==> trial 11 <==
==> flow/design.v <==
module alu(OPA, OPB, CIN,INP_VALID, CLK, RST, CMD, CE, MODE, COUT, OFLOW, RES, G, E, L, ERR);
    input ['d8-1:0] OPA, OPB;
    input CLK, RST, CE, MODE, CIN;
    input [1:0] INP_VALID;
    input ['d4-1:0] CMD;
    output reg ['d16-1:0] RES;
    output reg COUT;
    output reg OFLOW;
    output reg G;
    output reg E;
    output reg L;
    output reg ERR;
    reg ['d16-1:0] RES_next;
    reg COUT_next, OFLOW_next, G_next, E_next, L_next, ERR_next;
    reg ['d16-1:0] res_t;
    reg cout_t, oflow_t, g_t, e_t, l_t, err_t;
    always @(posedge CLK or posedge RST) begin
        if (RST) begin
            RES <= {'d16{1'b0}};
            COUT <= 1'b0;
            OFLOW <= 1'b0;
            G <= 1'b0;
            E <= 1'b0;
            L <= 1'b0;
            ERR <= 1'b0;
        end
        else begin
                RES <= RES_next;
                COUT <= COUT_next;
                OFLOW <= OFLOW_next;
                G <= G_next;
                E <= E_next;
                L <= L_next;
                ERR <= ERR_next;
        end
    end
    always @(posedge CLK) begin
        res_t = {'d16{1'b0}};
        cout_t = 1'b0;
        oflow_t = 1'b0;
        g_t = 1'b0;
        e_t = 1'b0;
        l_t = 1'b0;
        err_t = 1'b0;
        if (CE) begin
            if (MODE) begin
                case (CMD)
                   'd0: begin
                        if (INP_VALID == 'b11) begin
                            res_t = OPA+ OPB;
                            cout_t = res_t[8]; 
                        end
                   end
                   'd1: begin
                        if (INP_VALID == 'b11) begin
                            oflow_t = (OPA < OPB);
                            res_t = OPA - OPB;
                        end
                   end
                   'd2: begin
                        if (INP_VALID == 'b11) begin
                            res_t = OPA + OPB + CIN;
                            cout_t = res_t[8];
                        end
                   end
                   'd3: begin
                        if (INP_VALID == 'b11) begin
                            oflow_t = (OPA < (OPB + CIN));
                            res_t = OPA - OPB - CIN;
                        end
                   end
                   'd4:  begin
                        if (INP_VALID[0] == 'b1) begin
                            res_t = OPA + 1;
                        end
                   end
                   'd5: begin
                        if (INP_VALID[0] == 'b1) begin
                            res_t = OPA - 1;
                            if (OPA == {'d8{1'b0}}) oflow_t = 1;
                        end
                   end
                   'd6: begin
                        if (INP_VALID[1] == 'b1) begin
                            res_t = OPB + 1;
                        end
                   end
                   'd7: begin
                        if (INP_VALID[1] == 'b1) begin
                            res_t = OPB - 1;
                            if (OPB == {'d8{1'b0}}) oflow_t = 1;
                        end
                   end
                   'd8: begin
                        if (INP_VALID == 'b11) begin
                            if (OPA == OPB) begin
                                e_t = 1'b1;
                                g_t = 1'b0;
                                l_t = 1'b0;
                            end
                            else if (OPA > OPB) begin
                                e_t = 1'b0;
                                g_t = 1'b1;
                                l_t = 1'b0;
                            end
                            else begin
                                e_t = 1'b0;
                                g_t = 1'b0;
                                l_t = 1'b1;
                            end
                        end
                   end
                   'd9: begin
                        if (INP_VALID == 'b11) begin
                            res_t = (OPA + 1) * (OPB + 1);
                        end
                   end
                   'd10: begin
                        if (INP_VALID == 'b11) begin
                            res_t = (OPA << 1) * (OPB);
                        end
                   end
                   'd11: begin
                        if (INP_VALID == 'b11) begin
                            res_t = $signed(OPA) + $signed(OPB);
                            oflow_t =((OPA[7] == OPB[7]) && (res_t[7] != OPA[7]));
                            cout_t = res_t[8];
                            if ($signed(res_t) < 0) l_t = 1'b1;
                            else if ($signed(res_t) > 0) g_t = 1'b1;
                            else e_t = 1'b1;
                        end
                   end
                   'd12: begin
                        if (INP_VALID == 'b11) begin
                            res_t = $signed(OPA) - $signed(OPB);
                            oflow_t = ((OPA[7] != OPB[7]) && (res_t[7] != OPA[7]));
                            cout_t = res_t[8];
                            if ($signed(res_t) < 0) l_t = 1'b1;
                            else if ($signed(res_t) > 0) g_t = 1'b1;
                            else e_t = 1'b1;
                        end
                   end
                   default:;
               endcase
            end
            else begin
                case (CMD)
                    'd0:begin
                        if (INP_VALID == 'b11) res_t = {1'b0, OPA & OPB};
                    end
                    'd1:begin
                        if (INP_VALID == 'b11) res_t = {1'b0, ~(OPA & OPB)};
                    end
                    'd2:begin
                        if (INP_VALID == 'b11)res_t = {1'b0, OPA | OPB};
                    end
                    'd3:begin
                        if (INP_VALID == 'b11)res_t = {1'b0, ~(OPA | OPB)};
                    end
                    'd4:begin
                        if (INP_VALID == 'b11) res_t = {1'b0, OPA ^ OPB};
                    end
                    'd5:begin
                        if (INP_VALID == 'b11) res_t = {1'b0, ~(OPA ^ OPB)};
                    end
                    'd6:begin
                        if (INP_VALID[0] == 'b1)
                            res_t = ~OPA &{'d8 {1'b1}};
                    end
                    'd7:begin
                        if (INP_VALID[1] == 'b1)
                            res_t =  ~OPB&{'d8{1'b1}};
                    end
                    'd8:begin
                        if (INP_VALID[0] == 'b1)
                            res_t = (OPA >> 1) &{'d8{1'b1}} ;
                    end
                    'd9:begin
                        if (INP_VALID[0] == 'b1)
                            res_t = (OPA << 1)&{'d8{1'b1}};
                    end
                    'd10:begin
                        if (INP_VALID[1] == 'b1)
                            res_t = (OPB >> 1)&{'d8{1'b1}};
                    end
                    'd11:begin
                        if (INP_VALID[1] == 'b1)
                            res_t = (OPB << 1)&{'d8{1'b1}};
                    end
                    'd12:begin
                        if (INP_VALID == 'b11) begin
                            if (!(|OPB['d8-1:'d2+1])) begin
                                res_t = ((OPA <<  OPB['d2:0]) | (OPA >> ('d8 -  OPB['d2:0])))&{'d8{1'b1}};
                            end
                            else err_t = 1'b1;
                        end
                    end
                    'd13:begin
                        if (INP_VALID == 'b11) begin
                            if (!(|OPB['d8-1:'d2+1])) begin
                                res_t = ((OPA >> OPB['d2:0]) | (OPA << ('d8 - OPB['d2:0]))) &{'d8{1'b1}};
                            end
                            else err_t = 1'b1;
                        end
                    end
                    default: ;
                endcase
            end
            if(!(MODE == 1 && (CMD == 'd10 || CMD == 'd9 || CMD == 'd12 || CMD == 'd11)))
                res_t = res_t & {'d8{1'b1}};
        end
        RES_next <= res_t;
        COUT_next <= cout_t;
        OFLOW_next <= oflow_t;
        G_next <= g_t;
        E_next <= e_t;
        L_next <= l_t;
        ERR_next <= err_t;
    end
endmodule
==> flow/run.sh <==
#!/bin/bash
# the make line also repeats each setting of config.mk as NAME=value (left out here)
make -C /OpenROAD-flow-scripts/flow DESIGN_CONFIG=/design/flow/config.mk WORK_HOME=/design/flow/orfs CLKGATE_MAP_FILE= finish
==> flow/config.mk <==
export PLATFORM = sky130hd
export DESIGN_NAME = alu
export DESIGN_NICKNAME = alu
export VERILOG_FILES = /design/flow/design.v
export SDC_FILE = /design/flow/constraint.sdc
export NUM_CORES = 4
export LEC_CHECK = 0
export CAP_MARGIN = 15
export CORE_MARGIN = 2
export CORE_UTILIZATION = 68
export CTS_CLUSTER_DIAMETER = 27
export CTS_CLUSTER_SIZE = 36
export SETUP_SLACK_MARGIN = 1.24
export SLEW_MARGIN = 20
==> flow/constraint.sdc <==
create_clock -name core_clock -period 6.41 [get_ports {CLK}]
set_input_delay 1.2820 -clock core_clock [delete_from_list [all_inputs] [get_ports {CLK}]]
set_output_delay 1.2820 -clock core_clock [all_outputs]
set_load 0.01 [all_outputs]
==> build 2: changes against trial 11 <==
- CAP_MARGIN: 15 -> 20
- CORE_UTILIZATION: 68 -> 71
- CTS_CLUSTER_DIAMETER: 27 -> unset
- CTS_CLUSTER_SIZE: 36 -> 34
- HOLD_SLACK_MARGIN: unset -> -0.09
- PLACE_DENSITY: unset -> 0.65
- SETUP_SLACK_MARGIN: 1.24 -> -0.54
==> flow/constraint.sdc (replaced) <==
create_clock -name core_clock -period 5.71 [get_ports {CLK}]
set_input_delay 1.1420 -clock core_clock [delete_from_list [all_inputs] [get_ports {CLK}]]
set_output_delay 1.1420 -clock core_clock [all_outputs]
set_load 0.01 [all_outputs]
==> build 30: changes against trial 11 <==
- CAP_MARGIN: 15 -> 20
- CELL_PAD_IN_SITES_GLOBAL_PLACEMENT: unset -> 1
- CORE_UTILIZATION: 68 -> 39
- CTS_CLUSTER_DIAMETER: 27 -> 394
- CTS_CLUSTER_SIZE: 36 -> 100
- SETUP_SLACK_MARGIN: 1.24 -> unset
==> flow/constraint.sdc (replaced) <==
create_clock -name core_clock -period 8.0 [get_ports {CLK}]
set_input_delay 1.6000 -clock core_clock [delete_from_list [all_inputs] [get_ports {CLK}]]
set_output_delay 1.6000 -clock core_clock [all_outputs]
set_load 0.01 [all_outputs]
==> qor.yml <==
run_status:
  status: "no timing/DRC/antenna violations"
global_route:
  use_met2_pct: 47.5
  use_met3_pct: 6.39
placement:
  dp_worst_setup_slack_ps: 554
floorplan:
  dieArea_um2: 27500
  rows: 59
  core_um2: 25900
the above is filed under build 30

==> qor.yml <==
run_status:
  status: "stopped before the end"
  stop_error: "[ERROR GRT-0232] Routing congestion too high. Check the congestion heatmap in the GUI."
  lastStage: "global routing"
placement:
  dp_worst_setup_slack_ps: -366
floorplan:
  die_w_um: 127
  io_pins: 49
  rows: 44
  dieArea_um2: 16000
global_route:
  use_met3_pct: 66.1
  overflow: 82
  use_met2_pct: 94.8
the above is filed under trial 11

==> qor.yml <==
run_status:
  status: "failed layout checks"
  so_faults: "negative setup slack"
floorplan:
  dieArea_um2: 15400
final_timing:
  finalSetupViolations: 9
  setup_slack_ps: -537
global_route:
  use_met2_pct: 76.9
the above is filed under build 2



==> inputs of job 2560 <==
Starts from the design.v that is shown in full above.
==> flow/config.mk <==
export PLATFORM = sky130hd
export DESIGN_NAME = alu
export DESIGN_NICKNAME = alu
export VERILOG_FILES = /design/flow/design.v
export SDC_FILE = /design/flow/constraint.sdc
export NUM_CORES = 4
export LEC_CHECK = 0
export ABC_AREA = 1
export CAP_MARGIN = 20
export CELL_PAD_IN_SITES_DETAIL_PLACEMENT = 2
export CELL_PAD_IN_SITES_GLOBAL_PLACEMENT = 1
export CORE_ASPECT_RATIO = 0.76
export CORE_MARGIN = 4
export CORE_UTILIZATION = 37
export CTS_CLUSTER_DIAMETER = 384
export CTS_CLUSTER_SIZE = 93
export GPL_ROUTABILITY_DRIVEN = 0
export HOLD_SLACK_MARGIN = -0.03
export MAX_ROUTING_LAYER = met4
export MIN_ROUTING_LAYER = met2
export PLACE_DENSITY = 0.39
export SETUP_SLACK_MARGIN = -0.62
export SLEW_MARGIN = 5
==> flow/constraint.sdc <==
create_clock -name core_clock -period 8.0 [get_ports {CLK}]
set_input_delay 1.6000 -clock core_clock [delete_from_list [all_inputs] [get_ports {CLK}]]
set_output_delay 1.6000 -clock core_clock [all_outputs]
set_load 0.01 [all_outputs]
run.sh (not shown) runs the stock make flow with config.mk's settings and CLKGATE_MAP_FILE=.
==> job 3342 (differences from job 2560) <==
==> flow/config.mk (replaced) <==
export PLATFORM = sky130hd
export DESIGN_NAME = alu
export DESIGN_NICKNAME = alu
export VERILOG_FILES = /design/flow/design.v
export SDC_FILE = /design/flow/constraint.sdc
export NUM_CORES = 4
export LEC_CHECK = 0
export ABC_AREA = 1
export CAP_MARGIN = 20
export CORE_MARGIN = 2
export CORE_UTILIZATION = 70
export PLACE_DENSITY = 0.65
export SETUP_SLACK_MARGIN = -0.12
export SLEW_MARGIN = 20
==> flow/constraint.sdc (replaced) <==
create_clock -name core_clock -period 5.12 [get_ports {CLK}]
set_input_delay 1.0240 -clock core_clock [delete_from_list [all_inputs] [get_ports {CLK}]]
set_output_delay 1.0240 -clock core_clock [all_outputs]
set_load 0.01 [all_outputs]
==> job 4058 (differences from job 2560) <==
==> flow/config.mk (replaced) <==
export PLATFORM = sky130hd
export DESIGN_NAME = alu
export DESIGN_NICKNAME = alu
export VERILOG_FILES = /design/flow/design.v
export SDC_FILE = /design/flow/constraint.sdc
export NUM_CORES = 4
export LEC_CHECK = 0
export CAP_MARGIN = 20
export CORE_MARGIN = 2
export CORE_UTILIZATION = 58
export SLEW_MARGIN = 20
==> flow/constraint.sdc (replaced) <==
create_clock -name core_clock -period 7.41 [get_ports {CLK}]
set_input_delay 1.4820 -clock core_clock [delete_from_list [all_inputs] [get_ports {CLK}]]
set_output_delay 1.4820 -clock core_clock [all_outputs]
set_load 0.01 [all_outputs]
==> results <==
Job 4058 produced a clean layout. Job 3342 stopped in global routing on GRT-0232. Job 2560 stopped in global routing on GRT-0116. In job 3342 the synthesized cell count is higher than in job 4058, by 29%. In synthesized area, job 3342 and job 2560 do not differ. The lowest die area belongs to job 3342, the highest to job 2560.


==> build 35 <==
RTL: the design.v shown in full above, as it stands there.
export LEC_CHECK = 0
export CAP_MARGIN = 20
export CORE_MARGIN = 2
export CORE_UTILIZATION = 71
export CTS_CLUSTER_DIAMETER = 29
export CTS_CLUSTER_SIZE = 37
export HOLD_SLACK_MARGIN = -0.09
export PLACE_DENSITY = 0.65
export SETUP_SLACK_MARGIN = 0.81
export SLEW_MARGIN = 20
create_clock -name core_clock -period 6.58 [get_ports {CLK}]
==> build 6: changes against build 35 <==
ABC_AREA = 1   (was unset)
CORE_UTILIZATION = 72   (was 71)
CTS_CLUSTER_DIAMETER = 308   (was 29)
CTS_CLUSTER_SIZE = 14   (was 37)
HOLD_SLACK_MARGIN = unset   (was -0.09)
PLACE_DENSITY = unset   (was 0.65)
SETUP_SLACK_MARGIN = 1.02   (was 0.81)
==> flow/constraint.sdc (replaced) <==
create_clock -name core_clock -period 3.45 [get_ports {CLK}]
set_input_delay 0.6900 -clock core_clock [delete_from_list [all_inputs] [get_ports {CLK}]]
set_output_delay 0.6900 -clock core_clock [all_outputs]
set_load 0.01 [all_outputs]
==> comparison table <==
metric	build 6	build 35
Cell total after placement	2080	1549
Number of unique standard cell types used by synthesis	55	94
Syn avg cell area	6.407 um^2	7.971 um^2
Post-synth net total	1873	1502
Cell area after placement	13240 um^2	11540 um^2
Total die area	15690 um^2	15360 um^2
Overall die height	125.2 um	123.9 um
Starting Density	0.7338	0.7300
Xor and xnor area share after synthesis	0.02802	0.09153
Post-Synth Adder-Cell Area	0.2903	0.3009
Result of the run	did not finish	did not finish
Last stage reached	clock tree synthesis (4_1_cts)	global routing (5_1_grt)
Site Rows	44	43
Mux cell area share after synthesis	0	0.03566
Post-Synthesis Cells	1652	1281
Final GP Congestion	1.229	1.061
Die boundary width	125.2 um	123.9 um
Area share of the largest cell type after synthesis	0.1627	0.1686
Worst-case setup slack after placement	-2.437 ns	-0.3983 ns
Chip Area, Yosys	10580 um^2	10210 um^2
Simple-gate share of the synthesized area	0.3208	0.1961
Combined area of all synthesized cells	10580 um^2	10210 um^2
Core area	14420 um^2	13990 um^2
Sequential cell area fraction in the yosys report	0.09363	0.09705
HPWL after detailed placement	38060 um	29780 um
Synthesized-area fraction occupied by ao, oa, aoi and oai cells	0.1284	0.1893


==> 05-25 <==
Starts from the design.v that is shown in full above.
export LEC_CHECK = 0
export CAP_MARGIN = 20
export CORE_MARGIN = 2
export CORE_UTILIZATION = 40
export SLEW_MARGIN = 20
create_clock -name core_clock -period 7.41 [get_ports {CLK}]
==> inputs of 08-21, as changes to 05-25 <==
Settings changed: CORE_UTILIZATION 40 to 71, CTS_CLUSTER_DIAMETER set to 29, CTS_CLUSTER_SIZE set to 37, HOLD_SLACK_MARGIN set to -0.09, PLACE_DENSITY set to 0.65.
==> flow/constraint.sdc (replaced) <==
create_clock -name core_clock -period 5.71 [get_ports {CLK}]
set_input_delay 1.1420 -clock core_clock [delete_from_list [all_inputs] [get_ports {CLK}]]
set_output_delay 1.1420 -clock core_clock [all_outputs]
set_load 0.01 [all_outputs]
==> results <==
Die extent in x: 05-25 163.8 µm; 08-21 123.9 µm
Area of the die: 05-25 0.02682 mm²; 08-21 0.01536 mm²
Buffers on Ports: 05-25 48; 08-21 48
Number of buffers created by CTS: 05-25 5; 08-21 5
Most common reg cell: 05-25 sky130_fd_sc_hd__dfxtp_1; 08-21 sky130_fd_sc_hd__dfxtp_1
Worst setup slack after placement: 05-25 58.28 ps; 08-21 -1048 ps
Synthesized Nets: 05-25 1502; 08-21 1502
PostCTS Resize Cnt: 05-25 0; 08-21 115
Yosys cell count: 05-25 1281; 08-21 1281
Synth mux share: 05-25 3.566%; 08-21 3.566%
DP Cell Count: 05-25 1656; 08-21 1604
Result of the run: 05-25 no timing/DRC/antenna violations; 08-21 did not finish
Last stage reached: 05-25 -; 08-21 global routing (5_1_grt)
Root Driver: 05-25 sky130_fd_sc_hd__clkbuf_16; 08-21 sky130_fd_sc_hd__clkbuf_16
Async S/R FF share, synth: 05-25 50.00%; 08-21 50.00%
Fp util: 05-25 40.67%; 08-21 73.00%
Placed cell areas: 05-25 0.01125 mm²; 08-21 0.01194 mm²
Half-perimeter wire length of the detailed placement result: 05-25 29.85 mm; 08-21 31.64 mm
Setup bufs post-CTS: 05-25 0; 08-21 20
Chip area estimate from yosys synthesis: 05-25 0.01021 mm²; 08-21 0.01021 mm²
Total number of placement rows: 05-25 58; 08-21 43
Core ar.: 05-25 0.02511 mm²; 08-21 0.01399 mm²
Final estimated routing congestion in global placement: 05-25 0.9925; 08-21 1.089
Number of library cell types mapped by synthesis: 05-25 94; 08-21 94
Number of buffers added to fix hold violations after cts: 05-25 0; 08-21 0
Sequential element share of the synthesized area: 05-25 9.705%; 08-21 9.705%
CTS max path bufs: 05-25 2; 08-21 2
Die Y-Extent: 05-25 163.8 µm; 08-21 123.9 µm
